==> v21 <==
==> flow/design.v <==
module compare_and_exchange(
    input [31:0] i1,
    input [31:0] i2,
    input dir,
    input clk,
    input reset,
    input enable,
    output [31:0] o1,
    output  [31:0] o2
    );
    reg [31:0]r1;
    reg [31:0]r2;
   always @(posedge clk)
   begin
   if(reset==0)
   begin
           if(enable==1)
            begin
                 if(dir==1)
                     begin
                        if (i1<i2)
                            begin
                                 r1 <= i1;
                                 r2 <= i2;
                            end
                        else
                             begin
                                 r1 <= i2;
                                 r2 <= i1;
                             end
                       end
                 else if(dir==0)  
                     begin
                        if (i1>i2)
                            begin
                             r1 <= i1;
                             r2 <= i2;
                            end
                        else
                             begin
                                 r1 <= i2;
                                 r2 <= i1;
                              end
                      end
            end
    else if (reset==1)
    begin
    r1<=32'b0;
    r2<=32'b0;
    end
    end
    end
    assign o2=r2; 
  assign o1=r1;
endmodule
module BM4_CAE(
    input [31:0] i1,
    input [31:0] i2,
    input [31:0] i3,
    input [31:0] i4,
    input dir1,
    input dir2,
    input dir3,
    input clk,
    input reset,
    input enable,
    output [31:0] o1,
    output [31:0] o2,
    output [31:0] o3,
    output [31:0] o4
    );
    wire [31:0]r1,r2,r3,r4,r5,r6,r7,r8,r9,r10,r11,r12,r13,r14;
           compare_and_exchange cae1(i1[31:0],i2[31:0],dir1,clk,reset,enable,r1,r2);
           compare_and_exchange cae2(i3[31:0],i4[31:0],dir1,clk,reset,enable,r3,r4);
           compare_and_exchange cae3(r1[31:0],r4[31:0],dir2,clk,reset,enable,r5,r8);
           compare_and_exchange cae4(r2[31:0],r3[31:0],dir2,clk,reset,enable,r6,r7);
           compare_and_exchange cae5(r5[31:0],r6[31:0],dir3,clk,reset,enable,r11,r13);
           compare_and_exchange cae6(r7[31:0],r8[31:0],dir3,clk,reset,enable,r12,r14); 
           assign o1=r11;
           assign o2=r12;
           assign o3=r13;
           assign o4=r14;
    endmodule
module BM8_CAE(
        input [31:0] i1,
        input [31:0] i2,
        input [31:0] i3,
        input [31:0] i4,
        input [31:0] i5,
        input [31:0] i6,
        input [31:0] i7,
        input [31:0] i8,
        input dir1,
        input dir2,
        input dir3,
        input clk,
        input reset,
        input enable,
        output [31:0] o1,
        output [31:0] o2,
        output [31:0] o3,
        output [31:0] o4,
        output [31:0] o5,
        output [31:0] o6,
        output [31:0] o7,
        output [31:0] o8
        );
      wire [31:0] r1,r2 ,r3,r4,r5,r6,r7,r8,r9,r10,r11,r12,r13,r14,r15,r16,r17,r18,r19,r20,r21,r22,r23,r24;   
         compare_and_exchange cae1(i1[31:0],i8[31:0],dir1,clk,reset,enable,r1,r8);
         compare_and_exchange cae2(i2[31:0],i7[31:0],dir1,clk,reset,enable,r2,r7);
         compare_and_exchange cae3(i3[31:0],i6[31:0],dir1,clk,reset,enable,r3,r6);
         compare_and_exchange cae4(i4[31:0],i5[31:0],dir1,clk,reset,enable,r4,r5);
         compare_and_exchange cae6(r1[31:0],r2[31:0],dir2,clk,reset,enable,r9,r10); 
         compare_and_exchange cae7(r3[31:0],r4[31:0],dir2,clk,reset,enable,r11,r12); 
         compare_and_exchange cae8(r5[31:0],r6[31:0],dir2,clk,reset,enable,r13,r14);
         compare_and_exchange cae9(r7[31:0],r8[31:0],dir2,clk,reset,enable,r15,r16);
         compare_and_exchange cae10(r9[31:0],r11[31:0],dir3,clk,reset,enable,r17,r18); 
         compare_and_exchange cae11(r10[31:0],r12[31:0],dir3,clk,reset,enable,r19,r20);
         compare_and_exchange cae12(r13[31:0],r15[31:0],dir3,clk,reset,enable,r21,r22); 
         compare_and_exchange cae13(r14[31:0],r16[31:0],dir3,clk,reset,enable,r23,r24);  
        assign o1=r17;
        assign o2=r18;
        assign o3=r19;
        assign o4=r20;
        assign o5=r21;
        assign o6=r22;
        assign o7=r23;
        assign o8=r24;
      endmodule
module full_CAE(
input [31:0] i1,
input [31:0] i2,
input [31:0] i3,
input [31:0] i4,
input [31:0] i5,
input [31:0] i6,
input [31:0] i7,
input [31:0] i8,
input dir,
input clk,
input reset,
input enable,
output [31:0] o1,
output [31:0] o2,
output [31:0] o3,
output [31:0] o4,
output [31:0] o5,
output [31:0] o6,
output [31:0] o7,
output [31:0] o8
);
wire [31:0] r1,r2 ,r3,r4,r5,r6,r7,r8,r9,r10,r11,r12,r13,r14,r15,r16,r17,r18,r19,r20,r21,r22,r23,r24;
reg [6:1] dq;
always @(posedge clk)
begin
    if (reset==0 && enable==1)
        dq <= {dq[5:1], dir};
end
compare_and_exchange cae1(i1[31:0],i2[31:0],dir,clk,reset,enable,r1,r2);
compare_and_exchange cae2(i3[31:0],i4[31:0],dir,clk,reset,enable,r3,r4);
compare_and_exchange cae3(i5[31:0],i6[31:0],dir,clk,reset,enable,r5,r6);
compare_and_exchange cae4(i7[31:0],i8[31:0],dir,clk,reset,enable,r7,r8);
BM4_CAE a1(r1,r2,r3,r4,dq[1],dq[2],dq[3],clk,reset,enable,r9,r10,r11,r12);
BM4_CAE a2(r5,r6,r7,r8,dq[1],dq[2],dq[3],clk,reset,enable,r13,r14,r15,r16);
BM8_CAE a3(r9,r10,r11,r12,r13,r14,r15,r16,dq[4],dq[5],dq[6],clk,reset,enable,r17,r18,r19,r20,r21,r22,r23,r24);
assign o1=r17;
assign o2=r18;
assign o3=r19;
assign o4=r20;
assign o5=r21;
assign o6=r22;
assign o7=r23;
assign o8=r24;
endmodule
==> flow/run.sh <==
#!/bin/bash
# the make line also repeats each setting of config.mk as NAME=value (left out here)
make -C /OpenROAD-flow-scripts/flow DESIGN_CONFIG=/design/flow/config.mk WORK_HOME=/design/flow/orfs CLKGATE_MAP_FILE= finish
==> flow/config.mk <==
export PLATFORM = sky130hd
export DESIGN_NAME = full_CAE
export DESIGN_NICKNAME = full_CAE
export VERILOG_FILES = /design/flow/design.v
export SDC_FILE = /design/flow/constraint.sdc
export NUM_CORES = 4
export LEC_CHECK = 0
export CAP_MARGIN = 20
export CORE_MARGIN = 2
export CORE_UTILIZATION = 57
export SETUP_SLACK_MARGIN = 0.66
export SLEW_MARGIN = 20
==> flow/constraint.sdc <==
create_clock -name core_clock -period 2.23 [get_ports {clk}]
set_input_delay 0.4460 -clock core_clock [delete_from_list [all_inputs] [get_ports {clk}]]
set_output_delay 0.4460 -clock core_clock [all_outputs]
set_load 0.01 [all_outputs]
==> v5 (differences from v21) <==
Settings changed: CORE_UTILIZATION 57 to 40, GPL_ROUTABILITY_DRIVEN set to 0, PLACE_DENSITY_LB_ADDON set to 0.18, SETUP_SLACK_MARGIN 0.66 to not set.
==> flow/constraint.sdc (replaced) <==
create_clock -name core_clock -period 4.5 [get_ports {clk}]
set_input_delay 0.9000 -clock core_clock [delete_from_list [all_inputs] [get_ports {clk}]]
set_output_delay 0.9000 -clock core_clock [all_outputs]
set_load 0.01 [all_outputs]
==> comparison <==
v21 finished but failed the layout checks on setup timing. v5 went through all stages and came out clean.
In v21 the first-iteration DRC count is higher than in v5, by about 22%.
Of v5 and v21, v21 has the higher power (gap about 54%, measured against v21).
Between v5 and v21, the lower die area is in v21 (gap about 40%, measured against v21).
Of v21 and v5, v21 has the higher fmax (gap 15%, measured against v5).
Against v21, the core utilization of v5 is lower by 36 points.
Power figures rest on the tool's default switching activity, not on a simulated workload.
